[flow/run.sh]
#!/bin/bash
# the make line also repeats each setting of config.mk as NAME=value (left out here)
make -C /OpenROAD-flow-scripts/flow DESIGN_CONFIG=/design/flow/config.mk WORK_HOME=/design/flow/orfs CLKGATE_MAP_FILE= finish
[flow/config.mk]
export PLATFORM = sky130hd
export DESIGN_NAME = WcaUpConverter
export DESIGN_NICKNAME = WcaUpConverter
export VERILOG_FILES = /design/flow/design.v
export SDC_FILE = /design/flow/constraint.sdc
export NUM_CORES = 4
export LEC_CHECK = 0
export ABC_AREA = 1
export CAP_MARGIN = 20
export CORE_MARGIN = 2
export CORE_UTILIZATION = 72
export CTS_CLUSTER_DIAMETER = 387
export CTS_CLUSTER_SIZE = 11
export HOLD_SLACK_MARGIN = 0.3
export PLACE_DENSITY_LB_ADDON = 0.08
export SETUP_SLACK_MARGIN = 0.88
export SLEW_MARGIN = 40
[flow/constraint.sdc]
create_clock -name core_clock -period 3.8 [get_ports {clock}]
set_input_delay 0.7600 -clock core_clock [delete_from_list [all_inputs] [get_ports {clock}]]
set_output_delay 0.7600 -clock core_clock [all_outputs]
set_load 0.01 [all_outputs]
[flow/design.v]
`timescale 1ns / 1ps
module WcaCicInterp
(
	input wire clock,
	input wire reset,
	input wire enable,
	input wire strobe_cic,
	input wire strobe_if,
	input wire [3:0] log2_rate,
	input  wire [15:0] data_in,
	output wire [15:0] data_out
);
reg [24+15:0] comb1;
reg [24+15:0] comb2;
reg [24+15:0] comb3;
reg [24+15:0] pipe1;
reg [24+15:0] pipe2;
reg [24+15:0] pipe3;
reg [24+15:0] integ1;  
reg [24+15:0] integ2;
reg [24+ 15:0] integ3;
always @(posedge clock)
	if(reset | ~enable)
		begin
			pipe1 <= 0;
			pipe2 <= 0;
			pipe3 <= 0;
			comb1 <= 0;
			comb2 <= 0;
			comb3 <= 0;	
		end
	else if (strobe_cic)
		begin
			comb1 <= data_in;
			pipe1 <= data_in - comb1;
			comb2 <= pipe1;
			pipe2 <= pipe1 - comb2;
			comb3 <= pipe2;
			pipe3 <= pipe2 - comb3;
		end
reg [15:0] data_store;
always @(posedge clock)
	if(reset | ~enable)
		begin
			integ1 <= 0;
			integ2 <= 0;
			integ3 <= 0;
		end
	else if (strobe_if)
		begin
			integ1 <= integ1 + pipe3; 
			integ2 <= integ2 + integ1; 
			integ3 <= integ3 + integ2; 
			case(log2_rate)
				4'h1:  data_store <= integ3[18:3];
				4'h2:  data_store <= integ3[21:6];
				4'h3:  data_store <= integ3[24:9];
				4'h4:  data_store <= integ3[27:12];
				4'h5:  data_store <= integ3[30:15];
				4'h6:  data_store <= integ3[33:18];
				4'h7:  data_store <= integ3[36:21];
				4'h8:  data_store <= integ3[39:24];
				default: data_store <= integ3[15:0];
			endcase
		end
assign data_out = data_store;
endmodule
`timescale 1 ns/100 ps
module WcaCordic12 (reset,ngreset,clock, strobeData, X0, Y0, A0, XN, YN, AN);
  parameter BIT_WIDTH   = 12;
  parameter ITERATIONS  = 12;
  parameter MODE        = 0;  
  input clock, reset, ngreset,strobeData;
  input signed  [BIT_WIDTH-1:0] X0, Y0, A0;
  output signed [BIT_WIDTH-1:0] XN, YN, AN;
  wire signed [BIT_WIDTH-1:0] x_w [ITERATIONS-1:1];
  wire signed [BIT_WIDTH-1:0] y_w [ITERATIONS-1:1];
  wire signed [BIT_WIDTH-1:0] a_w [ITERATIONS-1:1];
    localparam [143:0] arctanLUT = { 12'h0, 12'h1, 12'h1, 12'h3, 12'h5, 12'ha, 12'h14, 12'h29, 12'h51, 12'ha0, 12'h12e,  12'h200  };
    CordicCalc #(0,MODE,BIT_WIDTH) pcc_0(.reset(reset), .ngreset(ngreset), .clock(clock), .strobeData( strobeData),
               .X0(X0), .Y0(Y0), .A0(A0), .aRom(arctanLUT[BIT_WIDTH-1:0]),
               .XN(x_w[1]), .YN(y_w[1]), .AN(a_w[1])  );
    genvar i;
    generate for(i=1; i<ITERATIONS-1; i=i+1) begin: pcc_1
      CordicCalc #(i,MODE,BIT_WIDTH) pcc_1(.reset(reset), .ngreset(ngreset), .clock(clock), .strobeData( strobeData),
               .X0(x_w[i]), .Y0(y_w[i]), .A0(a_w[i]), .aRom(arctanLUT[(i+1)*BIT_WIDTH-1:i*BIT_WIDTH]),
               .XN(x_w[i+1]), .YN(y_w[i+1]), .AN(a_w[i+1])  );
    end
	endgenerate 
    CordicCalc #(ITERATIONS-1,MODE,BIT_WIDTH) pcc_2(.reset(reset),.ngreset(ngreset),.clock(clock), .strobeData( strobeData),
               .X0(x_w[ITERATIONS-1]), .Y0(y_w[ITERATIONS-1]), .A0(a_w[ITERATIONS-1]), 
               .aRom(arctanLUT[ITERATIONS*BIT_WIDTH-1:(ITERATIONS-1)*BIT_WIDTH]),
               .XN(XN), .YN(YN), .AN(AN)  );
endmodule
module CordicCalc(reset,ngreset,clock, strobeData, X0, Y0, A0, XN, YN, AN, aRom);
  parameter RSHIFT = 0;
  parameter MODE = 0;    
  parameter BIT_WIDTH = 12;
  input reset, ngreset, clock, strobeData;
  input  signed [BIT_WIDTH-1:0] X0, Y0, A0;
  input  signed [BIT_WIDTH-1:0] aRom;
  output signed [BIT_WIDTH-1:0] XN, YN, AN;
  wire d;
  reg signed [BIT_WIDTH-1:0] XN, YN, AN;
  assign d = (MODE==0)? A0[BIT_WIDTH-1] : ~Y0[BIT_WIDTH-1];  
  always @ (posedge clock) begin
      if(reset) begin
        AN <=  0;
        XN <=  0;
        YN <=  0;
      end
      else
        if (d & strobeData)    begin 
          AN <=  A0 + aRom; 
          XN <=  X0 + (Y0>>>RSHIFT);
          YN <=  Y0 - (X0>>>RSHIFT);
        end
        else if (strobeData)      begin 
          AN <=  A0 - aRom; 
          XN <=  X0 - (Y0>>>RSHIFT);
          YN <=  Y0 + (X0>>>RSHIFT);
        end       
  end   
endmodule
module WcaUpConverter
(
	input              	clock,
	input              	reset,
	input              	enable,
	input  	wire [7:0]  	cfg,				 
	input  	wire       		strobe_cic,   	 
	input  	wire [31:0] 	phase_cordic, 	 
	input		wire [3:0]  	log2_rate,
	input	  wire			strobe_if,
	input   wire	[31:0] iq_bb_in,
	output  reg		[23:0] iq_if_out
  );
  parameter MODE  =  4'hB; 		 
	wire  aclr = cfg[1];  
	wire [15:0] ihb_in = iq_bb_in[15:0];
	wire [15:0] qhb_in = iq_bb_in[31:16];
	wire [11:0] icor_in;
	wire [11:0] qcor_in;
	wire [23:0] cor_out;
	wire [15:0] icic_in;
	wire [15:0] qcic_in;
	wire hb_strobe_out;
	wire cic_strobe_out;
assign icic_in 		= ihb_in; 
assign qcic_in 		= qhb_in;
generate if( MODE & 3'h2)
  begin
  	wire [15:0] icic_out;
   wire [15:0] qcic_out;
   reg [15:0] icic_latch;
	reg [15:0] qcic_latch;
	WcaCicInterp cic_i (
	 .clock(clock), 
    .reset(reset | aclr), 
    .enable(enable), 
    .strobe_cic(strobe_cic), 
    .strobe_if(strobe_if), 
    .log2_rate(log2_rate), 
    .data_in(icic_in), 
    .data_out(icic_out)
    );
	WcaCicInterp cic_q (
    .clock(clock), 
    .reset(reset | aclr), 
    .enable(enable), 
    .strobe_cic(strobe_cic), 
    .strobe_if(strobe_if), 
    .log2_rate(log2_rate), 
    .data_in(qcic_in), 
    .data_out(qcic_out)
    );
	always @(posedge clock)
	begin
		if( strobe_if)
		 begin
			icic_latch<= icic_out;
			qcic_latch<= qcic_out;
		 end
	end	 
	wire bypassCic    	=  MODE[3] & cfg[3];
   assign icor_in 		= (bypassCic) ? icic_in[15:4] : icic_latch[15:4];
	assign qcor_in 		= (bypassCic) ? qcic_in[15:4] : qcic_latch[15:4] ;
	end
else 
 begin 
    assign icor_in 			= icic_in[15:4] ;
    assign qcor_in 			= qcic_in[15:4] ;
  end   
endgenerate
generate if( MODE & 3'h1)
  begin
  wire [11:0] icordicout_internal;
  wire [11:0] qcordicout_internal;
    reg [11:0] X0;
    reg [11:0] Y0;
    reg [11:0] A0;
    always @(posedge clock) 
     case({strobe_if, phase_cordic[31:30]})
       3'b101 :   
        begin            
            X0 <= -qcor_in;
            Y0 <= icor_in;
            A0 <= phase_cordic[31:20] - 12'h400;                    
        end
       3'b110 :  
        begin
            X0 <= qcor_in;
            Y0 <= -icor_in;
            A0 <= phase_cordic[31:20] + 12'h400;                    
        end
       3'b100:  
			begin
            X0 <= icor_in;
            Y0 <= qcor_in;
            A0 <= phase_cordic [31:20];
        end
       3'b111:  
			begin
            X0 <= icor_in;
            Y0 <= qcor_in;
            A0 <= phase_cordic [31:20];
        end
    endcase
    WcaCordic12  #(12,12,0) cordic
    ( 
       .ngreset(1'b1), .clock(clock),.reset(reset | aclr), .strobeData(strobe_if),
       .X0(X0), .Y0(Y0),.A0(A0),
       .XN(icordicout_internal), .YN(qcordicout_internal), .AN() 
    );	 
	wire bypassCordic    = MODE[3] & cfg[2];
	assign cor_out = (bypassCordic) ? {qcor_in, icor_in} : {qcordicout_internal, icordicout_internal};
  end
else  
  begin
    assign cor_out = {qcor_in, icor_in};
  end
endgenerate 
	always @(posedge clock)
	begin
		if( strobe_if)	iq_if_out <= cor_out;
	end
endmodule  
==> flow_summary.toml, run 1 <==
# physical design summary
[logic_synthesis]
ys_sh_xor_pct = 4.96
yosysCellCount = 14200
top_area_cell = "dfxtp_1"
edf_count = 108
synth_cell_types = 51
adder_share_pct = 12.4
synthArstFlopShare_pct = 0
netlist_instances = 14200
ys_top_cells_by_count = "3680 x nand2_1, 2373 x inv_1, 1727 x nor2_1"
syn_area_per_cell_um2 = 6.23
aoi_share_pct = 15.5
ys.flops = 1096
ys.flop_type = "dfxtp_1"
ys_warn_count = 15
syn-cell-area_um2 = 88500
yosysTopAreaCellShare_pct = 22.3
topCellsByArea = "dfxtp_1 22%, nand2_1 16%, ha_1 11%, inv_1 10%, nor2_1 7.3%"
topCombFamilyByArea = "simple AND/OR/NAND/NOR gates"
postSynthSeqShare_pct = 26.0
yosys_area_um2 = 88500
top_cell = "nand2_1"
simple_gate_share_pct = 29.3
ys_sh_mux_pct = 0
syn_nets = 15100

[detailed_routing]
wl_per_cell_um = 16.0
firstDrtPassIters = 10
drt_iter0_drc = 9114
via_per_inst = 5.75
drcViolationCount = 0
ant_nets = 0
wirelength_um = 252000
vias = 90700

[timing]
slew_headroom_pct = 41.4
tightest_slew_ns = 0.870
rsz0062_at_grt = "true"
setup_tns_ns = 0
setup_violations = 0
hold_slack_ns = 0.402
finalClockSkew_ns = 0.0233
hold_viol = 0
fin_crit_ns = 2.79
finalClockPeriodUsage_pct = 73.5
fmax_mhz = 358
drv_slew = 0

[worst_setup_path]
slowest_delay_ns = 0.43
rrSetupSlack_ns = 1.01
cpLargestDelayFamily = "adder cells"
crit_required_ns = 4.48
crit_path_top_delay_cell = "fa_1"
arrival_ns = 3.47
path_depth = 10
crit_path_end = "genblk1.cic_i.pipe2[16]$_SDFFE_PP0P_"
worstPathCellList = "inv_1 > ha_1 > fa_2 > nor3_2 > o21ai_1 > o21ai_1 > a21oi_1 > fa_1 > or2_2 > a21oi_1"
timing.rr.start = "genblk1.cic_i.pipe1[0]$_SDFFE_PP0P_"
cp_max_fo = 3
ff2ff_path_depth = 10
worstPathBufferInverterCount = 1
critPathCaptureType = "flop"
crit_path_start = "genblk1.cic_i.pipe1[0]$_SDFFE_PP0P_"
startpoint_type = "flop"
path_class = "flop to flop"
rr_endpoint = "genblk1.cic_i.pipe2[16]$_SDFFE_PP0P_"

[power]
p_comb_w = 0.0105
internal-power_w = 0.0211
p_seq_w = 0.0126
powerClk_w = 0.0100
sw_frac_of_total_pct = 36.4
finalPower_w = 0.0332
p_clk_share_pct = 30.2
ir_worst_vdd_mv = 0.549
top_power_group = "sequential cells"
power.density_nw_per_um2 = 354
seq_power_share_pct = 38.1
p_switching_w = 0.0121
combPwrFrac_pct = 31.8
p_leak_nw = 50.3

[finish]
nNetsFinal = 15000
fill_cells = 9668
area_growth_pct = 5.95
combGateArea_um2 = 55100
regArea_um2 = 23000

[placement]
gp_congestion = 1.00
hpwl_um = 191000
portBuffers = 79

[clocking]
clock_latency_ns = 0.76
clk_pin_slew_ns = 0.06
cts_hold_buf = 0
cts_tree = "done"
clock-sinks = 1096
clock_path_buffers = 3
clk_root_buffer_cell = "clkbuf_16"
cts_max_level = 3
numCtsBuffers = 109

[job]
cap_violations = 0
warnings = 122

[die]
chipHeight_um = 355
dieArea_um2 = 126000
die_x_um = 355
pin_count = 105
rows = 128
fp_util_pct = 72.7
core_area_um2 = 122000

[hold_path]
worstHoldStart = "strobe_if"
min_path_cells = 3
min_to = "genblk2.cordic.pcc_1[5].pcc_1.XN[1]$_SDFFE_PP0P_"
hold_class = "input pin to flop"

[global_routing]
grt_pass1_wl_um = 411000
grt_pass1_vias = 84800
grt_max_degree = 206
overflow = 0
antenna_found_initial = 3
grt_use_total_pct = 39.0

[status]
status = "complete, no violations"
==> stage by stage <==
step	area, um2	std cells	util (%)	worst slack, ns
detailed placement	90600	15600	74.4	0.309
finish	93800	15800	77.0	1.01
global placement	90600	15600	74.3	0.399
CTS	93600	15800	76.8	0.875
floorplan	88600	14200	-	0.808
global route	93800	15800	77.0	0.729
==> metal layers <==
layer / up-vias / share of wire [%] / global-route usage, %
li1: 45000 / - / -
met1: 41000 / 41 / 49.3
met2: 3912 / 46 / 66.2
met3: 761 / 8.3 / 5.39
met4: 4 / 4.7 / 17.3
met5: - / 0.011 / 0
==> final cells by class <==
| cell class | count | area share (%) |
|---|---|---|
| multi-input cells | 10400 | 58.8 |
| flip-flops and latches | 1096 | 24.5 |
| diodes | 2 | 0.00533 |
| clock buffers | 132 | 3.02 |
| well taps | 1625 | 2.17 |
| clock inverters | 6 | 0.144 |
| inverters | 2385 | 9.59 |
| repair buffers | 169 | 1.78 |
==> repair_timing <==
| item | CTS | global route |
|---|---|---|
| gates resized | 4 | 46 |
| buffers inserted | 1 | 1 |
| pin swaps | 1 | 4 |
| setup endpoints to repair | 4 | 63 |
| cloned | 0 | 0 |
==> run 2, diff against run 1 <==
- ABC_AREA: 1 -> unset
- CORE_UTILIZATION: 72 -> 61
- CTS_CLUSTER_DIAMETER: 387 -> unset
- CTS_CLUSTER_SIZE: 11 -> unset
- HOLD_SLACK_MARGIN: 0.3 -> unset
- PLACE_DENSITY_LB_ADDON: 0.08 -> unset
- SETUP_SLACK_MARGIN: 0.88 -> unset
- SLEW_MARGIN: 40 -> 20
- clock period: 3.8 -> 5.37 ns (I/O delays scaled with it)
==> flow_summary.toml, run 2 <==
# physical design summary
[detailed_routing]
vias = 62700
firstDrtPassIters = 6
ant_nets = 0
via_per_inst = 5.87
drt_iter0_drc = 4311
wirelength_um = 188000
wl_per_cell_um = 17.6
drcViolationCount = 0

[die]
die_x_um = 355
pin_count = 105
dieArea_um2 = 126000
chipHeight_um = 355
core_area_um2 = 122000
rows = 128
fp_util_pct = 61.5

[worst_setup_path]
crit_path_start = "strobe_if"
path_class = "input pin to flop"
crit_path_end = "genblk2.cordic.pcc_1[7].pcc_1.XN[11]$_SDFFE_PP0P_"
path_depth = 16
rrSetupSlack_ns = 1.60
arrival_ns = 4.55
crit_path_top_delay_cell = "nand2_1"
ff2ff_path_depth = 14
worstPathCellList = "buf_8 > nand2_1 > buf_4 > o21ai_0 > ha_1 > a21o_1 > a21oi_1 > o21bai_1 > a21oi_1 > o21bai_1 > a21oi_1 > o21ai_0 > o41ai_1 > xnor2_1 > mux2i_1 > nor2_1"
cpLargestDelayFamily = "AND-OR/OR-AND gates"
rr_endpoint = "genblk1.cic_i.pipe2[16]$_SDFFE_PP0P_"
critPathCaptureType = "flop"
timing.rr.start = "genblk1.cic_i.comb2[2]$_SDFFE_PP0P_"
cp_max_fo = 28
worstPathBufferInverterCount = 2
startpoint_type = "input pin"
crit_required_ns = 5.99
slowest_delay_ns = 0.37
cp_common_cell = "a21oi_1"

[timing]
drv_slew = 0
hold_viol = 0
finalClockPeriodUsage_pct = 73.3
tightest_slew_ns = 1.02
rsz0062_at_grt = "false"
fmax_mhz = 254
slew_headroom_pct = 31.6
finalClockSkew_ns = 0.0255
hold_slack_ns = 0.402
fin_crit_ns = 3.94
setup_violations = 0
setup_tns_ns = 0

[logic_synthesis]
yosys_area_um2 = 75100
ys_sh_xor_pct = 7.85
syn-cell-area_um2 = 75100
top_cell = "nor2_1"
synth_cell_types = 92
synthArstFlopShare_pct = 0
syn_area_per_cell_um2 = 8.29
syn_nets = 9986
ys.flops = 1096
yosysTopAreaCellShare_pct = 26.3
topCombFamilyByArea = "AND-OR/OR-AND gates"
netlist_instances = 9061
ys_top_cells_by_count = "1240 x nor2_1, 988 x dfxtp_1, 793 x ha_1"
topCellsByArea = "dfxtp_1 26%, ha_1 13%, mux2i_1 7.0%, nor2_1 6.2%, xnor2_1 5.3%"
edf_count = 108
yosysCellCount = 9061
aoi_share_pct = 20.3
postSynthSeqShare_pct = 30.7
ys.flop_type = "dfxtp_1"
adder_share_pct = 14.6
simple_gate_share_pct = 14.7
ys_warn_count = 15
top_area_cell = "dfxtp_1"
ys_sh_mux_pct = 7.22

[power]
p_leak_nw = 36.1
p_comb_w = 0.0120
ir_worst_vdd_mv = 0.317
combPwrFrac_pct = 39.9
internal-power_w = 0.0193
seq_power_share_pct = 31.4
sw_frac_of_total_pct = 36.0
powerClk_w = 0.00863
power.density_nw_per_um2 = 370
p_seq_w = 0.00946
top_power_group = "combinational logic"
p_clk_share_pct = 28.7
p_switching_w = 0.0108

[global_routing]
antenna_found_initial = 13
overflow = 0
grt_pass1_vias = 59600
grt_max_degree = 174
grt_use_total_pct = 29.3
grt_pass1_wl_um = 306000

[hold_path]
worstHoldStart = "genblk1.cic_q.data_store[8]$_DFFE_PP_"
min_path_cells = 0
hold_class = "flop to flop"
min_to = "genblk1.qcic_latch[8]$_DFFE_PP_"

[clocking]
numCtsBuffers = 120
cts_max_level = 3
clock_path_buffers = 3
cts_tree = "done"
clk_pin_slew_ns = 0.06
clk_root_buffer_cell = "clkbuf_16"
cts.repair.resized = 0
clock_latency_ns = 0.75
clock-sinks = 1096
cts_hold_buf = 0
postCtsSetupBuffers = 0

[placement]
post-place-cells = 10500
hpwl_um = 140000
gp_congestion = 0.916
portBuffers = 79
dpl_cell_area_um2 = 77200

[job]
cap_violations = 0
warnings = 115

[finish]
final_area_um2 = 81400
final_cells = 10700
area_growth_pct = 8.36
nNetsFinal = 9875
finish.utilization_pct = 66.7

[status]
status = "complete, no violations"
==> run 2: final cells by class <==
cell class | count | area (um2)
antenna | 3 | 7.51
clock buffer | 163 | 3370
clock inverter | 63 | 774
fill | 10400 | 40700
inverter | 538 | 2030
multi-input combinational | 7037 | 48700
sequential | 1096 | 23000
tap | 1625 | 2030
timing repair buffer | 157 | 1490
==> run 2: metal layers <==
layer  track usage [%]  vias to the layer above  wire (um)
li1                  -                    31700          -
met1              38.2                    29200      84600
met2              49.8                     1368      87400
met3              3.94                      366       9350
met4              10.3                        6       6790
met5                 0                        -         41
==> run 2: through the flow <==
step	setup slack (ns)	power (W)
6_report	1.43	0.0301
3_3_place_gp	0.809	0.0213
2_1_floorplan	0.615	0.0189
5_1_grt	1.01	0.0323
3_5_place_dp	0.669	0.0216
4_1_cts	1.46	0.0303
==> run 3, diff against run 2 <==
- ABC_AREA: unset -> 0
- CELL_PAD_IN_SITES_GLOBAL_PLACEMENT: unset -> 1
- CORE_UTILIZATION: 61 -> 64
- CTS_CLUSTER_DIAMETER: unset -> 373
- MAX_ROUTING_LAYER: unset -> met4
- MIN_ROUTING_LAYER: unset -> met1
- SETUP_SLACK_MARGIN: unset -> -0.03
- SLEW_MARGIN: 20 -> 10
- TNS_END_PERCENT: unset -> 90
- clock period: 5.37 -> 1.74 ns (I/O delays scaled with it)
==> flow_summary.toml, run 3 <==
# yosys + openroad results
[logic_synthesis]
ys.flops = 1096
topCombFamilyByArea = "AND-OR/OR-AND gates"
syn_area_per_cell_um2 = 8.29
synth_cell_types = 92
simple_gate_share_pct = 14.7
aoi_share_pct = 20.3
ys_sh_xor_pct = 7.85
top_cell = "nor2_1"
ys_top_cells_by_count = "1240 x nor2_1, 988 x dfxtp_1, 793 x ha_1"
ys.flop_type = "dfxtp_1"
top_area_cell = "dfxtp_1"
syn_nets = 9986
yosysTopAreaCellShare_pct = 26.3
yosysCellCount = 9061
netlist_instances = 9061
adder_share_pct = 14.6
ys_sh_mux_pct = 7.22
postSynthSeqShare_pct = 30.7
synthArstFlopShare_pct = 0
yosys_area_um2 = 75100
syn-cell-area_um2 = 75100
topCellsByArea = "dfxtp_1 26%, ha_1 13%, mux2i_1 7.0%, nor2_1 6.2%, xnor2_1 5.3%"
edf_count = 108
ys_warn_count = 15

[status]
status = "did not finish"
stop_stage = "global routing"

[placement]
dpl_cell_area_um2 = 98600
gp_congestion = 0.989
post-place-cells = 12800
portBuffers = 79
hpwl_um = 180000

[die]
die_x_um = 347
chipHeight_um = 347
rows = 125
dieArea_um2 = 120000
core_area_um2 = 116000
pin_count = 105
fp_util_pct = 64.5

[clocking]
clk_root_buffer_cell = "clkbuf_16"
cts_max_level = 3
numCtsBuffers = 120
clock_path_buffers = 3
clock-sinks = 1096
## run 3: what timing repair did
action	CTS
hold buffers	1
gates cloned	2
pin swaps	491
hold endpoints to repair	1
endpoints found under the setup margin	734
setup buffers	302
gates resized	507
## run 3: stage by stage
stage / total power [W] / worst slack, ns / hold slack, ns / utilization (%)
after floorplan: 0.0606 / -1.29 / 0.400 / -
after global placement: 0.0807 / -1.40 / 0.401 / 84.7
after detailed placement: 0.0830 / -1.46 / 0.405 / 84.7
after CTS: 0.117 / -1.27 / 0.125 / 92.0
==> run 4, diff against run 3 <==
- ABC_AREA: 0 -> unset
- CELL_PAD_IN_SITES_GLOBAL_PLACEMENT: 1 -> unset
- CORE_UTILIZATION: 64 -> 70
- CTS_CLUSTER_DIAMETER: 373 -> unset
- MAX_ROUTING_LAYER: met4 -> unset
- MIN_ROUTING_LAYER: met1 -> unset
- SETUP_SLACK_MARGIN: -0.03 -> 0.46
- SLEW_MARGIN: 10 -> 20
- TNS_END_PERCENT: 90 -> unset
- clock period: 1.74 -> 3.68 ns (I/O delays scaled with it)
==> flow_summary.toml, run 4 <==
# physical design summary
[status]
status = "complete, no violations"

[logic_synthesis]
adder_share_pct = 14.6
synth_cell_types = 92
ys_sh_xor_pct = 7.85
yosysCellCount = 9061
ys_sh_mux_pct = 7.22
edf_count = 108
aoi_share_pct = 20.3
syn-cell-area_um2 = 75100
synthArstFlopShare_pct = 0
topCombFamilyByArea = "AND-OR/OR-AND gates"
syn_area_per_cell_um2 = 8.29
ys.flops = 1096
ys_warn_count = 15
ys_top_cells_by_count = "1240 x nor2_1, 988 x dfxtp_1, 793 x ha_1"
top_cell = "nor2_1"
yosys_area_um2 = 75100
topCellsByArea = "dfxtp_1 26%, ha_1 13%, mux2i_1 7.0%, nor2_1 6.2%, xnor2_1 5.3%"
ys.flop_type = "dfxtp_1"
yosysTopAreaCellShare_pct = 26.3
syn_nets = 9986
simple_gate_share_pct = 14.7
postSynthSeqShare_pct = 30.7
top_area_cell = "dfxtp_1"
netlist_instances = 9061

[timing]
fmax_mhz = 288
hold_viol = 0
finalClockPeriodUsage_pct = 94.5
finalClockSkew_ns = 0.0315
fin_crit_ns = 3.48
drv_slew = 0
slew_headroom_pct = 19.7
hold_slack_ns = 0.408
rsz0062_at_grt = "true"
setup_violations = 0
tightest_slew_ns = 1.19

[worst_setup_path]
worstPathCellList = "inv_1 > ha_1 > nor2b_1 > o21ai_0 > a21boi_1 > o21ai_0 > a21oi_1 > a41oi_2 > a21boi_1 > nand3_1 > nand2_1 > a311oi_2 > buf_2 > o21a_1"
arrival_ns = 4.10
cp_max_fo = 6
path_class = "flop to flop"
crit_path_top_delay_cell = "a21oi_1"
cpLargestDelayFamily = "AND-OR/OR-AND gates"
rr_endpoint = "genblk1.cic_q.pipe2[19]$_SDFFE_PP0P_"
rrSetupSlack_ns = 0.20
ff2ff_path_depth = 14
crit_required_ns = 4.31
path_depth = 14
critPathCaptureType = "flop"
worstPathBufferInverterCount = 2
startpoint_type = "flop"
timing.rr.start = "genblk1.cic_q.comb2[1]$_SDFFE_PP0P_"
slowest_delay_ns = 0.49
crit_path_start = "genblk1.cic_q.comb2[1]$_SDFFE_PP0P_"
crit_path_end = "genblk1.cic_q.pipe2[19]$_SDFFE_PP0P_"

[die]
dieArea_um2 = 110000
fp_util_pct = 70.4
die_x_um = 332
pin_count = 105
chipHeight_um = 332
core_area_um2 = 107000
rows = 120

[job]
warnings = 109
cap_violations = 0

[power]
p_leak_nw = 37.3
p_switching_w = 0.0166
power.density_nw_per_um2 = 539
p_clk_share_pct = 27.6
finalPower_w = 0.0454
powerClk_w = 0.0125
ir_worst_vdd_mv = 0.589
seq_power_share_pct = 30.5
combPwrFrac_pct = 41.9
sw_frac_of_total_pct = 36.7
p_seq_w = 0.0138
internal-power_w = 0.0288
p_comb_w = 0.0190
top_power_group = "combinational logic"

[hold_path]
min_path_cells = 0
min_to = "genblk1.qcic_latch[11]$_DFFE_PP_"
worstHoldStart = "genblk1.cic_q.data_store[11]$_DFFE_PP_"
hold_class = "flop to flop"

[global_routing]
grt_pass1_vias = 62500
antenna_found_initial = 9
grt_use_total_pct = 34.3
grt_util_met1_pct = 43.6
overflow = 0
grt_pass1_wl_um = 315000
grt_max_degree = 160
busiest_layer = "met2"
met2_usage_pct = 59.4
use_met3_pct = 4.09

[detailed_routing]
drcViolationCount = 0
wl_per_cell_um = 18.7
vias = 65700
firstDrtPassIters = 6
ant_nets = 0
drt_iter0_drc = 5099
wirelength_um = 199000
via_per_inst = 6.17

[finish]
area_growth_pct = 12.1
finish.utilization_pct = 78.9
nNetsFinal = 10100

[placement]
gp_congestion = 0.918
hpwl_um = 143000
portBuffers = 79

[clocking]
clock-sinks = 1096
cts_max_level = 3
clock_path_buffers = 3
clk_pin_slew_ns = 0.06
cts_tree = "done"
clock_latency_ns = 0.75
cts_hold_buf = 0
numCtsBuffers = 118
clk_root_buffer_cell = "clkbuf_16"
## run 4: layout make-up
| type | instances | area (um2) |
|---|---|---|
| flip-flops and latches | 1096 | 23100 |
| clock buffers | 162 | 3350 |
| clock inverters | 60 | 739 |
| inverters | 538 | 2060 |
| repair buffers | 344 | 2970 |
| multi-input cells | 7037 | 50200 |
| well taps | 1403 | 1760 |
| diodes | 3 | 7.51 |
| fillers | 7402 | 22500 |
## run 4: stage by stage
step | cell area (um2) | instances | worst slack, ns | setup TNS, ns
floorplan | 75900 | 9061 | 0.261 | 0
global placement | 78400 | 10300 | -0.298 | -1.23
detailed placement | 78400 | 10300 | -0.334 | -1.50
CTS | 83000 | 10600 | 0.378 | 0
global route | 84200 | 10600 | 0.167 | 0
finish | 84200 | 10600 | 0.203 | 0
## run 4: repair_timing
item                       CTS  global route
buffers inserted            34            48
cloned                       0             1
resized                     73           268
pin swaps                   23           133
setup endpoints to repair   72           190
## run 4: metal layers
metal,part of all wire [%],up-vias
met5,0.027,-
met4,3.9,8
met3,6.1,489
met2,48,2087
met1,42,31100
li1,-,32100
==> run 5, diff against run 4 <==
- ABC_AREA: unset -> 0
- CELL_PAD_IN_SITES_GLOBAL_PLACEMENT: unset -> 0
- CORE_UTILIZATION: 70 -> 68
- CTS_CLUSTER_DIAMETER: unset -> 373
- MAX_ROUTING_LAYER: unset -> met4
- MIN_ROUTING_LAYER: unset -> met1
- SETUP_SLACK_MARGIN: 0.46 -> -0.12
- SLEW_MARGIN: 20 -> 10
- TNS_END_PERCENT: unset -> 90
- clock period: 3.68 -> 3.0 ns (I/O delays scaled with it)
==> flow_summary.toml, run 5 <==
# physical design summary
[logic_synthesis]
topCellsByArea = "dfxtp_1 26%, ha_1 13%, mux2i_1 7.0%, nor2_1 6.2%, xnor2_1 5.3%"
yosys_area_um2 = 75100
ys.flops = 1096
synthArstFlopShare_pct = 0
ys_top_cells_by_count = "1240 x nor2_1, 988 x dfxtp_1, 793 x ha_1"
aoi_share_pct = 20.3
netlist_instances = 9061
syn_nets = 9986
postSynthSeqShare_pct = 30.7
yosysTopAreaCellShare_pct = 26.3
adder_share_pct = 14.6
synth_cell_types = 92
topCombFamilyByArea = "AND-OR/OR-AND gates"
ys_warn_count = 15
ys_sh_xor_pct = 7.85
top_area_cell = "dfxtp_1"
syn_area_per_cell_um2 = 8.29
syn-cell-area_um2 = 75100
simple_gate_share_pct = 14.7
ys.flop_type = "dfxtp_1"
yosysCellCount = 9061
top_cell = "nor2_1"
ys_sh_mux_pct = 7.22
edf_count = 108

[finish]
final_cells = 11500
nNetsFinal = 10900
fill_cells = 6380
area_growth_pct = 21.5

[detailed_routing]
via_per_inst = 6.21
firstDrtPassIters = 14
vias = 71800
wirelength_um = 230000
wl_per_cell_um = 19.9
drcViolationCount = 0
ant_nets = 0
drt_iter0_drc = 6578

[placement]
post-place-cells = 11300
hpwl_um = 159000
portBuffers = 79
gp_congestion = 0.956

[worst_setup_path]
crit_path_top_delay_cell = "a311oi_4"
path_depth = 15
rr_endpoint = "genblk1.cic_q.pipe2[25]$_SDFFE_PP0P_"
rrSetupSlack_ns = -0.60
cp_max_fo = 6
slowest_delay_ns = 0.45
cp_common_cell = "o21ai_2"
worstPathBufferInverterCount = 3
crit_path_start = "genblk1.cic_q.comb2[1]$_SDFFE_PP0P_"
startpoint_type = "flop"
arrival_ns = 4.26
cpLargestDelayFamily = "AND-OR/OR-AND gates"
timing.rr.start = "genblk1.cic_q.comb2[1]$_SDFFE_PP0P_"
worstPathCellList = "buf_4 > inv_1 > ha_1 > nor2b_1 > o21ai_2 > a21boi_2 > o21ai_2 > a21oi_2 > a41oi_2 > a21boi_1 > nand3_1 > nand2_2 > a311oi_4 > buf_6 > o21a_1"
crit_required_ns = 3.66
critPathCaptureType = "flop"
ff2ff_path_depth = 15
crit_path_end = "genblk1.cic_q.pipe2[25]$_SDFFE_PP0P_"
path_class = "flop to flop"

[die]
pin_count = 105
fp_util_pct = 68.8
rows = 121
dieArea_um2 = 113000
die_x_um = 336
core_area_um2 = 109000
chipHeight_um = 336

[power]
p_seq_w = 0.0168
powerClk_w = 0.0161
top_power_group = "combinational logic"
combPwrFrac_pct = 47.2
seq_power_share_pct = 26.9
p_switching_w = 0.0227
power.density_nw_per_um2 = 684
ir_worst_vdd_mv = 0.637
internal-power_w = 0.0397
p_comb_w = 0.0295
sw_frac_of_total_pct = 36.3
p_clk_share_pct = 25.8
p_leak_nw = 41.6

[timing]
hold_viol = 0
tightest_slew_ns = 1.08
finalClockSkew_ns = 0.0228
finalClockPeriodUsage_pct = 120
slew_headroom_pct = 27.8
setup_ws_ns = -0.600
setup_violations = 115
rsz0062_at_grt = "true"
drv_slew = 0
fmax_mhz = 278
fin_crit_ns = 3.60
setup_tns_ns = -17.89

[clocking]
numCtsBuffers = 117
cts_max_level = 3
cts_tree = "done"
clk_pin_slew_ns = 0.08
clock_path_buffers = 3
clk_root_buffer_cell = "clkbuf_16"
clock_latency_ns = 0.75
clock-sinks = 1096

[global_routing]
antenna_found_initial = 7
grt_pass1_wl_um = 347000
overflow = 0
grt_max_degree = 137
grt_pass1_vias = 69500
grt_use_total_pct = 38.4

[status]
status = "complete, but fails checks"
so_faults = "negative setup slack"

[job]
warnings = 103
cap_violations = 0

[hold_path]
worstHoldStart = "strobe_cic"
min_path_cells = 3
hold_class = "input pin to flop"
min_to = "genblk1.cic_q.pipe3[29]$_SDFFE_PP0P_"
[run 5: metal layers]
layer	wire length (um)	global-route usage, %
met1	89400	44.4
met2	110000	65.7
met3	16900	5.12
met4	13500	18.5
met5	0	-
[run 5: through the flow]
stage          setup WS (ns)  hold WS [ns]  total power [W]  area, um2  util (%)
4_1_cts               -0.140         0.290           0.0605      89800      82.3
3_3_place_gp          -0.862         0.401           0.0430      84900      77.8
2_1_floorplan         -0.283         0.400           0.0345      75900         -
5_1_grt               -0.665         0.306           0.0657      91200      83.6
3_5_place_dp          -0.955         0.405           0.0441      84900      77.8
6_report              -0.600         0.335           0.0624      91200      83.6
[run 5: layout make-up]
type / count / area [um2] / area share [%]
clock buffers: 151 / 3260 / 3.57
repair buffers: 1177 / 9390 / 10.3
multi-input cells: 7037 / 50600 / 55.5
diodes: 5 / 12.5 / 0.0137
well taps: 1476 / 1850 / 2.02
inverters: 538 / 2060 / 2.26
clock inverters: 69 / 981 / 1.08
flip-flops and latches: 1096 / 23100 / 25.3
[run 5: what timing repair did]
action / CTS / global route
cloned: 0 / 1
resized: 106 / 300
setup endpoints to repair: 109 / 195
buffers inserted: 42 / 44
hold buffers: 0 / 0
pin swaps: 60 / 179
==> run 6, diff against run 5 <==
- CELL_PAD_IN_SITES_GLOBAL_PLACEMENT: 0 -> 1
- CORE_UTILIZATION: 68 -> 70
- CTS_CLUSTER_SIZE: unset -> 98
- SETUP_SLACK_MARGIN: -0.12 -> 0.37
==> flow_summary.toml, run 6 <==
# yosys + openroad results
[status]
status = "did not finish"
stop_stage = "global placement without I/O"
firstError = "[ERROR GPL-0301] Utilization 104.188 % exceeds 100%."

[logic_synthesis]
adder_share_pct = 14.6
top_cell = "nor2_1"
netlist_instances = 9061
syn-cell-area_um2 = 75100
syn_nets = 9986
yosysCellCount = 9061
postSynthSeqShare_pct = 30.7
yosys_area_um2 = 75100
topCombFamilyByArea = "AND-OR/OR-AND gates"
ys_sh_mux_pct = 7.22
top_area_cell = "dfxtp_1"
ys_top_cells_by_count = "1240 x nor2_1, 988 x dfxtp_1, 793 x ha_1"
ys.flops = 1096
ys_sh_xor_pct = 7.85
synth_cell_types = 92
ys.flop_type = "dfxtp_1"
ys_warn_count = 15
aoi_share_pct = 20.3
simple_gate_share_pct = 14.7
edf_count = 108
yosysTopAreaCellShare_pct = 26.3
syn_area_per_cell_um2 = 8.29
topCellsByArea = "dfxtp_1 26%, ha_1 13%, mux2i_1 7.0%, nor2_1 6.2%, xnor2_1 5.3%"
synthArstFlopShare_pct = 0

[die]
dieArea_um2 = 110000
chipHeight_um = 332
core_area_um2 = 107000
die_x_um = 332
fp_util_pct = 70.4
rows = 120
==> run 7, diff against run 6 <==
- CORE_UTILIZATION: 70 -> 47
- CTS_CLUSTER_DIAMETER: 373 -> 50
- CTS_CLUSTER_SIZE: 98 -> unset
- SETUP_SLACK_MARGIN: 0.37 -> -0.03
- clock period: 3.0 -> 1.27 ns (I/O delays scaled with it)
==> flow_summary.toml, run 7 <==
# physical design summary
[status]
status = "complete, but fails checks"
so_faults = "negative setup slack"

[power]
ir_worst_vdd_mv = 1.52
internal-power_w = 0.114
powerClk_w = 0.0466
p_comb_w = 0.0875
seq_power_share_pct = 22.7
sw_frac_of_total_pct = 34.6
power.density_nw_per_um2 = 1550
p_seq_w = 0.0395
p_leak_nw = 52.6
p_clk_share_pct = 26.8
p_switching_w = 0.0601
combPwrFrac_pct = 50.4
top_power_group = "combinational logic"

[logic_synthesis]
ys_warn_count = 15
ys.flops = 1096
simple_gate_share_pct = 14.7
yosys_area_um2 = 75100
aoi_share_pct = 20.3
top_cell = "nor2_1"
ys_sh_xor_pct = 7.85
adder_share_pct = 14.6
yosysTopAreaCellShare_pct = 26.3
syn_nets = 9986
ys_top_cells_by_count = "1240 x nor2_1, 988 x dfxtp_1, 793 x ha_1"
synthArstFlopShare_pct = 0
top_area_cell = "dfxtp_1"
syn_area_per_cell_um2 = 8.29
topCombFamilyByArea = "AND-OR/OR-AND gates"
edf_count = 108
ys_sh_mux_pct = 7.22
synth_cell_types = 92
topCellsByArea = "dfxtp_1 26%, ha_1 13%, mux2i_1 7.0%, nor2_1 6.2%, xnor2_1 5.3%"
ys.flop_type = "dfxtp_1"
syn-cell-area_um2 = 75100
postSynthSeqShare_pct = 30.7
yosysCellCount = 9061
netlist_instances = 9061

[timing]
tightest_slew_ns = 1.03
setup_ws_ns = -1.74
fin_crit_ns = 3.01
finalClockPeriodUsage_pct = 237
drv_slew = 0
fmax_mhz = 333
rsz0062_at_grt = "true"
finalClockSkew_ns = 0.0209
hold_viol = 0
slew_headroom_pct = 31.2
hold_slack_ns = 0.0543
setup_violations = 951

[finish]
nNetsFinal = 12800
finish.utilization_pct = 70.8
area_growth_pct = 49.5

[detailed_routing]
vias = 74500
via_per_inst = 5.29
firstDrtPassIters = 8
wl_per_cell_um = 17.0
drcViolationCount = 0
ant_nets = 0
drt_iter0_drc = 3502
wirelength_um = 240000

[global_routing]
antenna_found_initial = 8
busiest_layer = "met2"
grt_pass1_vias = 75200
use_met3_pct = 3.37
met2_usage_pct = 51.4
overflow = 0
grt_util_met1_pct = 35.7
grt_use_total_pct = 29.5
grt_max_degree = 138
grt_pass1_wl_um = 383000

[worst_setup_path]
path_class = "flop to flop"
slowest_delay_ns = 0.37
crit_path_end = "genblk1.cic_q.integ1[38]$_SDFFE_PP0P_"
worstPathCellList = "buf_6 > ha_4 > fa_2 > a21o_1 > a21oi_2 > o21ai_2 > a31o_2 > a21oi_4 > o31ai_4 > a2111oi_4 > o21ai_1 > a21oi_1 > xor2_1 > o21ai_1"
worstPathBufferInverterCount = 1
cp_common_cell = "o21ai_1"
crit_path_start = "genblk1.cic_q.integ1[0]$_SDFFE_PP0P_"
arrival_ns = 3.69
timing.rr.start = "genblk1.cic_q.integ1[0]$_SDFFE_PP0P_"
crit_path_top_delay_cell = "a2111oi_4"
crit_required_ns = 1.95
path_depth = 14
startpoint_type = "flop"
critPathCaptureType = "flop"
cp_max_fo = 2
cpLargestDelayFamily = "AND-OR/OR-AND gates"
ff2ff_path_depth = 14
rrSetupSlack_ns = -1.74
rr_endpoint = "genblk1.cic_q.integ1[38]$_SDFFE_PP0P_"

[job]
cap_violations = 0
warnings = 106

[die]
dieArea_um2 = 163000
fp_util_pct = 47.4
pin_count = 105
die_x_um = 404
rows = 146
chipHeight_um = 404
core_area_um2 = 159000

[placement]
portBuffers = 79
gp_congestion = 0.945
hpwl_um = 182000
place_ws_ns = -1.87

[clocking]
cts_max_level = 4
clock-sinks = 1096
clock_latency_ns = 0.81
numCtsBuffers = 166
cts_tree = "done"
clock_path_buffers = 3
clk_root_buffer_cell = "clkbuf_16"
clk_pin_slew_ns = 0.05

[hold_path]
min_path_cells = 1
hold_class = "input pin to flop"
worstHoldStart = "phase_cordic[27]"
min_to = "genblk2.A0[7]$_DFFE_PP_"
run 7: timing repair:
item | in CTS | in global routing
endpoints found under the setup margin | 915 | 947
endpoints found under the hold margin | 19 | 0
hold buffers | 11 | 0
gates cloned | 1 | 1
pin swaps | 539 | 496
gates resized | 558 | 428
setup buffers | 258 | 104
run 7: per-stage QoR:
step                      setup TNS, ns  instance area, um2  std cells  power (W)
after CTS                       -898.39              110000      14000      0.168
after detailed placement       -1266.35              100000      13500      0.114
after global placement         -1231.99              100000      13500      0.113
after global routing           -1009.48              112000      14100      0.184
after floorplan                 -917.63               78000       9061     0.0830
final                           -896.39              112000      14100      0.174
run 7: cell type report:
class,instances,area (um2)
Inverter,538,2090
Fill cell,12700,46300
Sequential cell,1096,23200
Tap cell,2072,2590
Multi-Input combinational cell,7039,54700
Antenna cell,6,15.0
Timing Repair Buffer,3027,24000
Clock inverter,78,811
Clock buffer,224,4860
run 7: routing by layer:
metal	part of all wire, %	up-vias
met5	0	-
met4	2.9	0
met3	3.6	443
met2	49	1221
met1	44	35300
li1	-	37600
==> run 8, diff against run 7 <==
- CELL_PAD_IN_SITES_DETAIL_PLACEMENT: unset -> 1
- CORE_UTILIZATION: 47 -> 26
- CTS_CLUSTER_DIAMETER: 50 -> unset
- CTS_CLUSTER_SIZE: unset -> 84
- GPL_TIMING_DRIVEN: unset -> 0
- MAX_ROUTING_LAYER: met4 -> unset
- MIN_ROUTING_LAYER: met1 -> unset
- PLACE_DENSITY_LB_ADDON: unset -> 0.1
- SETUP_SLACK_MARGIN: -0.03 -> unset
- SLEW_MARGIN: 10 -> 40
- TNS_END_PERCENT: 90 -> unset
- clock period: 1.27 -> 3.55 ns (I/O delays scaled with it)
==> flow_summary.toml, run 8 <==
# physical design summary
[power]
p_comb_w = 0.0210
top_power_group = "combinational logic"
power.density_nw_per_um2 = 587
sw_frac_of_total_pct = 38.4
p_seq_w = 0.0144
p_leak_nw = 37.7
internal-power_w = 0.0318
p_clk_share_pct = 31.5
p_switching_w = 0.0199
combPwrFrac_pct = 40.7
seq_power_share_pct = 27.9
ir_worst_vdd_mv = 0.347
powerClk_w = 0.0163

[global_routing]
grt_use_total_pct = 20.6
grt_max_degree = 36
overflow = 0
antenna_found_initial = 15
grt_pass1_vias = 69000
grt_pass1_wl_um = 457000

[logic_synthesis]
syn_nets = 9986
netlist_instances = 9061
aoi_share_pct = 20.3
syn-cell-area_um2 = 75100
yosys_area_um2 = 75100
ys.flop_type = "dfxtp_1"
syn_area_per_cell_um2 = 8.29
topCombFamilyByArea = "AND-OR/OR-AND gates"
postSynthSeqShare_pct = 30.7
topCellsByArea = "dfxtp_1 26%, ha_1 13%, mux2i_1 7.0%, nor2_1 6.2%, xnor2_1 5.3%"
ys_sh_xor_pct = 7.85
ys_warn_count = 15
top_cell = "nor2_1"
synth_cell_types = 92
yosysCellCount = 9061
synthArstFlopShare_pct = 0
ys.flops = 1096
yosysTopAreaCellShare_pct = 26.3
top_area_cell = "dfxtp_1"
edf_count = 108
ys_sh_mux_pct = 7.22
simple_gate_share_pct = 14.7
adder_share_pct = 14.6
ys_top_cells_by_count = "1240 x nor2_1, 988 x dfxtp_1, 793 x ha_1"

[detailed_routing]
firstDrtPassIters = 8
drt_iter0_drc = 3254
via_per_inst = 5.01
wl_per_cell_um = 23.3
drcViolationCount = 0
ant_nets = 0
vias = 66300
wirelength_um = 309000

[finish]
nNetsFinal = 10300
final_cells = 13200
area_growth_pct = 17.1
combGateArea_um2 = 49700
regArea_um2 = 23100
fill_cells = 33700

[clocking]
clock_path_buffers = 4
numCtsBuffers = 154
cts_max_level = 4
clock_latency_ns = 0.85
cts_tree = "done"
clock-sinks = 1096
clk_pin_slew_ns = 0.05
clk_root_buffer_cell = "clkbuf_16"

[worst_setup_path]
cp_max_fo = 3
worstPathCellList = "ha_1 > fa_1 > a21oi_2 > o21bai_2 > a211oi_2 > o31ai_2 > a221o_2 > a31oi_4 > o31ai_2 > a221oi_2 > buf_4 > xor2_1 > o21ai_0"
rr_endpoint = "genblk1.cic_i.integ3[34]$_SDFFE_PP0P_"
path_class = "flop to flop"
crit_required_ns = 4.26
slowest_delay_ns = 0.42
critPathCaptureType = "flop"
cp_common_cell = "o31ai_2"
startpoint_type = "flop"
timing.rr.start = "genblk1.cic_i.integ2[0]$_SDFFE_PP0P_"
cpLargestDelayFamily = "AND-OR/OR-AND gates"
crit_path_end = "genblk1.cic_i.integ3[34]$_SDFFE_PP0P_"
crit_path_start = "genblk1.cic_i.integ2[0]$_SDFFE_PP0P_"
rrSetupSlack_ns = 0.13
ff2ff_path_depth = 13
arrival_ns = 4.13
worstPathBufferInverterCount = 1
crit_path_top_delay_cell = "fa_1"
path_depth = 13

[hold_path]
min_path_cells = 1
min_to = "iq_if_out[1]$_DFFE_PP_"
worstHoldStart = "strobe_if"
hold_class = "input pin to flop"

[die]
pin_count = 105
core_area_um2 = 288000
die_x_um = 541
dieArea_um2 = 293000
rows = 197
fp_util_pct = 26.1
chipHeight_um = 541

[timing]
setup_violations = 0
tightest_slew_ns = 0.872
fin_crit_ns = 3.42
drv_slew = 0
finalClockPeriodUsage_pct = 96.4
setup_ws_ns = 0.128
slew_headroom_pct = 40.7
finalClockSkew_ns = 0.0480
hold_viol = 0
rsz0062_at_grt = "true"
fmax_mhz = 292

[placement]
hpwl_um = 248000
place_ws_ns = -1.72
post-place-cells = 12900
portBuffers = 74
gp_congestion = 0.867

[job]
cap_violations = 0
warnings = 98

[status]
status = "complete, no violations"
[run 8: area by class of cell]
class	instances	share of cell area (%)
multi-input cells	7037	56.5
flip-flops and latches	1096	26.2
well taps	3781	5.38
clock buffers	201	4.93
inverters	538	2.32
plain buffers	383	1.98
repair buffers	124	1.65
clock inverters	72	0.959
diodes	7	0.0199
[run 8: per-layer routing]
| metal | part of all wire, % | GRT usage (%) |
|---|---|---|
| met5 | 0.0026 | 0 |
| met1 | 44 | 25.3 |
| met3 | 2.8 | 1.82 |
| met4 | 3.1 | 6.25 |
| met2 | 50 | 37.7 |
[run 8: metrics by stage]
step / hold slack (ns) / instance area [um2] / setup TNS [ns] / power [W] / utilization [%]
after floorplan: 0.400 / 75200 / -0.445 / 0.0287 / -
after global placement: 0.401 / 80700 / -3296.39 / 0.0348 / 28.1
after detailed placement: 0.406 / 81400 / -744.59 / 0.0351 / 28.3
after CTS: 0.176 / 87200 / -0.368 / 0.0522 / 30.3
after global routing: 0.182 / 88000 / -0.0596 / 0.0554 / 30.6
final: 0.213 / 88000 / 0 / 0.0517 / 30.6
[run 8: timing repair]
action | CTS | global route
buffers inserted | 11 | 19
resized | 126 | 218
gates cloned | 0 | 0
pin swaps | 16 | 39
hold buffers | 0 | 0
setup endpoints to repair | 222 | 234
==> run 9, diff against run 8 <==
- CAP_MARGIN: 20 -> 40
- CELL_PAD_IN_SITES_DETAIL_PLACEMENT: 1 -> unset
- CORE_UTILIZATION: 26 -> 47
- CTS_CLUSTER_DIAMETER: unset -> 373
- CTS_CLUSTER_SIZE: 84 -> 24
- GPL_TIMING_DRIVEN: 0 -> unset
- MAX_ROUTING_LAYER: unset -> met4
- MIN_ROUTING_LAYER: unset -> met1
- PLACE_DENSITY_LB_ADDON: 0.1 -> unset
- SETUP_SLACK_MARGIN: unset -> 0.27
- SLEW_MARGIN: 40 -> 10
- TNS_END_PERCENT: unset -> 90
- clock period: 3.55 -> 1.58 ns (I/O delays scaled with it)
==> flow_summary.toml, run 9 <==
# physical design summary
[status]
status = "complete, but fails checks"
so_faults = "negative setup slack"

[global_routing]
antenna_found_initial = 6
grt_pass1_vias = 72800
overflow = 0
grt_pass1_wl_um = 374000
grt_max_degree = 139
grt_use_total_pct = 28.8

[finish]
final_area_um2 = 110000
area_growth_pct = 46.9
fill_cells = 12800
nNetsFinal = 12800

[die]
die_x_um = 404
dieArea_um2 = 163000
pin_count = 105
fp_util_pct = 47.4
rows = 146
chipHeight_um = 404
core_area_um2 = 159000

[logic_synthesis]
yosys_area_um2 = 75100
synthArstFlopShare_pct = 0
top_cell = "nor2_1"
syn_nets = 9986
ys_sh_xor_pct = 7.85
simple_gate_share_pct = 14.7
netlist_instances = 9061
topCombFamilyByArea = "AND-OR/OR-AND gates"
edf_count = 108
ys_warn_count = 15
topCellsByArea = "dfxtp_1 26%, ha_1 13%, mux2i_1 7.0%, nor2_1 6.2%, xnor2_1 5.3%"
syn-cell-area_um2 = 75100
ys.flops = 1096
ys.flop_type = "dfxtp_1"
aoi_share_pct = 20.3
adder_share_pct = 14.6
top_area_cell = "dfxtp_1"
postSynthSeqShare_pct = 30.7
ys_top_cells_by_count = "1240 x nor2_1, 988 x dfxtp_1, 793 x ha_1"
synth_cell_types = 92
ys_sh_mux_pct = 7.22
yosysTopAreaCellShare_pct = 26.3
yosysCellCount = 9061
syn_area_per_cell_um2 = 8.29

[timing]
setup_ws_ns = -1.49
finalClockPeriodUsage_pct = 194
fin_crit_ns = 3.07
hold_viol = 0
setup_violations = 845
rsz0062_at_grt = "true"
tightest_slew_ns = 0.911
drv_slew = 0
finalClockSkew_ns = 0.0407
slew_headroom_pct = 39.3
fmax_mhz = 326
setup_tns_ns = -649.26

[clocking]
cts_max_level = 2
clk_pin_slew_ns = 0.10
clock_path_buffers = 3
numCtsBuffers = 51
clock-sinks = 1096
clk_root_buffer_cell = "clkbuf_16"
cts_tree = "done"
clock_latency_ns = 0.73

[power]
ir_worst_vdd_mv = 1.31
seq_power_share_pct = 25.9
sw_frac_of_total_pct = 37.3
powerClk_w = 0.0160
p_comb_w = 0.0750
p_seq_w = 0.0317
p_switching_w = 0.0457
top_power_group = "combinational logic"
p_clk_share_pct = 13.0
internal-power_w = 0.0769
combPwrFrac_pct = 61.1
power.density_nw_per_um2 = 1110
p_leak_nw = 51.4

[placement]
dpl_cell_area_um2 = 100000
portBuffers = 79
gp_congestion = 0.939
hpwl_um = 183000

[detailed_routing]
via_per_inst = 5.33
wirelength_um = 241000
drcViolationCount = 0
vias = 74200
wl_per_cell_um = 17.3
firstDrtPassIters = 6
drt_iter0_drc = 3639
ant_nets = 0

[worst_setup_path]
rrSetupSlack_ns = -1.49
worstPathCellList = "buf_6 > ha_4 > fa_2 > a21oi_2 > o21bai_2 > a21o_1 > a21o_1 > a31oi_4 > o21a_1 > buf_4 > o211ai_1 > a21o_1 > a21oi_4 > mux2i_1 > nand2_1"
startpoint_type = "flop"
cp_max_fo = 5
slowest_delay_ns = 0.36
worstPathBufferInverterCount = 2
ff2ff_path_depth = 15
path_class = "flop to flop"
critPathCaptureType = "flop"
rr_endpoint = "genblk1.cic_i.integ1[30]$_SDFFE_PP0P_"
crit_required_ns = 2.18
crit_path_start = "genblk1.cic_i.integ1[0]$_SDFFE_PP0P_"
crit_path_top_delay_cell = "dfxtp_4"
crit_path_end = "genblk1.cic_i.integ1[30]$_SDFFE_PP0P_"
cpLargestDelayFamily = "AND-OR/OR-AND gates"
cp_common_cell = "a21o_1"
path_depth = 15
timing.rr.start = "genblk1.cic_i.integ1[0]$_SDFFE_PP0P_"
arrival_ns = 3.67

[job]
warnings = 106
cap_violations = 0

[hold_path]
hold_class = "input pin to flop"
min_to = "genblk2.A0[8]$_DFFE_PP_"
min_path_cells = 1
worstHoldStart = "phase_cordic[28]"
## run 9: repair_timing
item | in CTS | in global routing
gates cloned | 1 | 1
setup endpoints to repair | 953 | 972
hold buffers | 0 | 0
pin swaps | 521 | 705
hold endpoints to repair | 0 | 0
gates resized | 547 | 774
buffers inserted | 245 | 175
## run 9: final cells by class
| class | instances | area, um2 | share of cell area (%) |
|---|---|---|---|
| multi-input combinational | 7038 | 55900 | 50.7 |
| tap | 2072 | 2590 | 2.35 |
| sequential | 1096 | 23200 | 21.0 |
| timing repair buffer | 3109 | 25100 | 22.7 |
| antenna | 4 | 10.0 | 0.00907 |
| clock buffer | 68 | 1380 | 1.25 |
| clock inverter | 1 | 8.76 | 0.00794 |
| inverter | 538 | 2100 | 1.90 |
## run 9: per-layer routing
metal	track usage, %	up-vias	wire (um)
met5	-	-	0
met4	7.28	0	7210
met3	2.40	368	7120
met2	50.7	1079	120000
met1	35.5	35400	107000
li1	-	37400	-
## run 9: through the flow
step	worst slack [ns]	total power, W	utilization [%]	hold WS [ns]	instances
after floorplan	-1.41	0.0668	-	0.400	9061
final	-1.49	0.123	69.6	0.155	13900
after CTS	-1.48	0.114	66.6	0.0933	13700
after global routing	-1.62	0.131	69.6	0.113	13900
after global placement	-1.62	0.0904	63.2	0.402	13400
after detailed placement	-1.64	0.0916	63.2	0.405	13400
==> run 10, diff against run 9 <==
- ABC_AREA: 0 -> unset
- CAP_MARGIN: 40 -> 5
- CELL_PAD_IN_SITES_GLOBAL_PLACEMENT: 1 -> unset
- CORE_UTILIZATION: 47 -> 72
- CTS_CLUSTER_DIAMETER: 373 -> unset
- CTS_CLUSTER_SIZE: 24 -> unset
- MAX_ROUTING_LAYER: met4 -> unset
- MIN_ROUTING_LAYER: met1 -> unset
- SETUP_SLACK_MARGIN: 0.27 -> -0.21
- SLEW_MARGIN: 10 -> 20
- TNS_END_PERCENT: 90 -> unset
- clock period: 1.58 -> 2.97 ns (I/O delays scaled with it)
==> flow_summary.toml, run 10 <==
# physical design summary
[die]
pin_count = 105
chipHeight_um = 327
die_x_um = 327
core_area_um2 = 103000
rows = 118
fp_util_pct = 72.6
dieArea_um2 = 107000

[power]
powerClk_w = 0.0157
power.density_nw_per_um2 = 694
ir_worst_vdd_mv = 0.652
finalPower_w = 0.0630
p_seq_w = 0.0170
p_comb_w = 0.0303
sw_frac_of_total_pct = 37.7
combPwrFrac_pct = 48.1
p_switching_w = 0.0237
internal-power_w = 0.0393
p_clk_share_pct = 24.9
seq_power_share_pct = 27.0
p_leak_nw = 41.6
top_power_group = "combinational logic"

[timing]
finalClockSkew_ns = 0.0360
drv_slew = 0
slew_headroom_pct = 19.0
hold_viol = 0
fin_crit_ns = 4.15
finalClockPeriodUsage_pct = 140
setup_ws_ns = -1.18
fmax_mhz = 241
rsz0062_at_grt = "true"
tightest_slew_ns = 1.21
setup_violations = 203
hold_slack_ns = 0.200

[clocking]
clock_latency_ns = 0.78
clk_pin_slew_ns = 0.07
numCtsBuffers = 115
clk_root_buffer_cell = "clkbuf_16"
cts_hold_buf = 0
cts_tree = "done"
clock_path_buffers = 3
cts_max_level = 3
clock-sinks = 1096

[logic_synthesis]
synthArstFlopShare_pct = 0
simple_gate_share_pct = 14.7
ys.flop_type = "dfxtp_1"
syn_nets = 9986
netlist_instances = 9061
synth_cell_types = 92
edf_count = 108
aoi_share_pct = 20.3
top_area_cell = "dfxtp_1"
ys.flops = 1096
yosysCellCount = 9061
yosysTopAreaCellShare_pct = 26.3
ys_sh_mux_pct = 7.22
postSynthSeqShare_pct = 30.7
ys_sh_xor_pct = 7.85
adder_share_pct = 14.6
ys_warn_count = 15
syn_area_per_cell_um2 = 8.29
topCellsByArea = "dfxtp_1 26%, ha_1 13%, mux2i_1 7.0%, nor2_1 6.2%, xnor2_1 5.3%"
top_cell = "nor2_1"
syn-cell-area_um2 = 75100
topCombFamilyByArea = "AND-OR/OR-AND gates"
yosys_area_um2 = 75100
ys_top_cells_by_count = "1240 x nor2_1, 988 x dfxtp_1, 793 x ha_1"

[worst_setup_path]
ff2ff_path_depth = 14
rrSetupSlack_ns = -1.18
cp_max_fo = 2
worstPathCellList = "inv_1 > fa_2 > nor2b_4 > o21ai_4 > a21boi_2 > o21ai_2 > a21boi_2 > o21ai_2 > a21oi_2 > nand2b_4 > a31oi_4 > nor2b_4 > fa_1 > a211oi_2"
crit_path_end = "genblk1.cic_q.pipe2[16]$_SDFFE_PP0P_"
path_class = "flop to flop"
crit_path_start = "genblk1.cic_q.pipe1[1]$_SDFFE_PP0P_"
startpoint_type = "flop"
crit_path_top_delay_cell = "fa_2"
timing.rr.start = "genblk1.cic_q.pipe1[1]$_SDFFE_PP0P_"
cpLargestDelayFamily = "AND-OR/OR-AND gates"
critPathCaptureType = "flop"
path_depth = 14
arrival_ns = 4.84
rr_endpoint = "genblk1.cic_q.pipe2[16]$_SDFFE_PP0P_"
worstPathBufferInverterCount = 1
crit_required_ns = 3.66
slowest_delay_ns = 0.45

[detailed_routing]
vias = 75000
drt_iter0_drc = 8229
drcViolationCount = 0
firstDrtPassIters = 11
wl_per_cell_um = 21.8
wirelength_um = 250000
ant_nets = 0
via_per_inst = 6.54

[global_routing]
antenna_found_initial = 16
overflow = 0
grt_max_degree = 110
grt_use_total_pct = 41.5
grt_pass1_vias = 72200
grt_pass1_wl_um = 367000

[hold_path]
min_to = "genblk1.cic_q.pipe3[29]$_SDFFE_PP0P_"
min_path_cells = 3
worstHoldStart = "strobe_cic"
hold_class = "input pin to flop"

[job]
cap_violations = 0
warnings = 106

[placement]
dpl_cell_area_um2 = 84900
hpwl_um = 161000
portBuffers = 79
gp_congestion = 0.953
post-place-cells = 11200

[finish]
final_area_um2 = 90900
area_growth_pct = 21.0
nNetsFinal = 10900
final_cells = 11500

[status]
so_faults = "negative setup slack"
status = "complete, but fails checks"
-- run 10: layout make-up --
class                   instances  area, um2
well taps                    1380       1730
flip-flops and latches       1096      23100
clock buffers                 160       3430
diodes                          4       10.0
inverters                     538       2050
clock inverters                60        667
multi-input cells            7037      50400
repair buffers               1185       9510
fillers                      5071      12600
-- run 10: through the flow --
stage | utilization, % | setup WS, ns | setup TNS [ns]
3_3_place_gp | 82.1 | -0.936 | -73.47
5_1_grt | 87.8 | -1.03 | -61.77
3_5_place_dp | 82.1 | -0.940 | -109.58
4_1_cts | 86.5 | -0.207 | -19.48
6_report | 87.8 | -1.18 | -39.25
2_1_floorplan | - | -0.307 | -11.76
-- run 10: metal layers --
| metal | wire length, um | GRT usage [%] | vias to the layer above | share of wire, % |
|---|---|---|---|---|
| met4 | 19800 | 25.0 | 22 | 7.9 |
| met1 | 91000 | 48.8 | 35100 | 36 |
| met3 | 23300 | 6.88 | 1639 | 9.4 |
| met2 | 115000 | 71.1 | 4484 | 46 |
| li1 | - | - | 33700 | - |
| met5 | 181 | 0 | - | 0.073 |
-- run 10: timing repair --
| action | 4_1_cts | 5_1_grt |
|---|---|---|
| setup endpoints to repair | 126 | 194 |
| pin swaps | 37 | 190 |
| cloned | 0 | 1 |
| resized | 118 | 279 |
| buffers inserted | 19 | 60 |
==> run 11, diff against run 10 <==
- ABC_AREA: unset -> 0
- CAP_MARGIN: 5 -> 20
- CELL_PAD_IN_SITES_GLOBAL_PLACEMENT: unset -> 0
- CTS_CLUSTER_DIAMETER: unset -> 373
- CTS_CLUSTER_SIZE: unset -> 74
- MAX_ROUTING_LAYER: unset -> met4
- MIN_ROUTING_LAYER: unset -> met1
- PLACE_DENSITY_LB_ADDON: unset -> 0.24
- SETUP_SLACK_MARGIN: -0.21 -> 0.42
- SLEW_MARGIN: 20 -> 35
- TNS_END_PERCENT: unset -> 90
- clock period: 2.97 -> 2.95 ns (I/O delays scaled with it)
==> flow_summary.toml, run 11 <==
# yosys + openroad results
[clocking]
clock-sinks = 1096
clock_path_buffers = 3
cts_max_level = 1
numCtsBuffers = 18
clk_root_buffer_cell = "clkbuf_16"

[logic_synthesis]
adder_share_pct = 14.6
synth_cell_types = 92
aoi_share_pct = 20.3
ys_warn_count = 15
syn-cell-area_um2 = 75100
ys.flops = 1096
ys_top_cells_by_count = "1240 x nor2_1, 988 x dfxtp_1, 793 x ha_1"
top_area_cell = "dfxtp_1"
yosysTopAreaCellShare_pct = 26.3
syn_nets = 9986
yosys_area_um2 = 75100
topCellsByArea = "dfxtp_1 26%, ha_1 13%, mux2i_1 7.0%, nor2_1 6.2%, xnor2_1 5.3%"
netlist_instances = 9061
top_cell = "nor2_1"
syn_area_per_cell_um2 = 8.29
synthArstFlopShare_pct = 0
topCombFamilyByArea = "AND-OR/OR-AND gates"
ys.flop_type = "dfxtp_1"
postSynthSeqShare_pct = 30.7
ys_sh_mux_pct = 7.22
edf_count = 108
yosysCellCount = 9061
ys_sh_xor_pct = 7.85
simple_gate_share_pct = 14.7

[die]
fp_util_pct = 72.6
core_area_um2 = 103000
die_x_um = 327
pin_count = 105
dieArea_um2 = 107000
chipHeight_um = 327
rows = 118

[global_routing]
overflow = 557
grt_use_total_pct = 80.3

[status]
status = "did not finish"
firstError = "[ERROR GRT-0232] Routing congestion too high. Check the congestion heatmap in the GUI."
stop_stage = "global routing"

[placement]
gp_congestion = 0.999
hpwl_um = 163000
portBuffers = 79
## run 11: per-stage QoR
step | worst slack, ns | cell area [um2] | power [W] | instances | hold WS (ns)
CTS | -0.180 | 92600 | 0.0560 | 11600 | 0.264
detailed placement | -1.05 | 86100 | 0.0462 | 11300 | 0.405
global placement | -1.01 | 86000 | 0.0448 | 11300 | 0.401
floorplan | -0.317 | 76100 | 0.0354 | 9061 | 0.400
## run 11: repair_timing
action                                  4_1_cts
buffers inserted                            341
gates resized                               928
endpoints found under the setup margin      445
hold buffers                                  0
pin swaps                                   674
gates cloned                                  3
## run 11: per-layer routing
metal | track usage (%) | GRT overflow
met1 | 77.7 | 20
met2 | 95.9 | 289
met3 | 64.1 | 52
met4 | 79.8 | 196
met5 | - | -
No activity file was given, so power comes from the tool's default toggle rates.
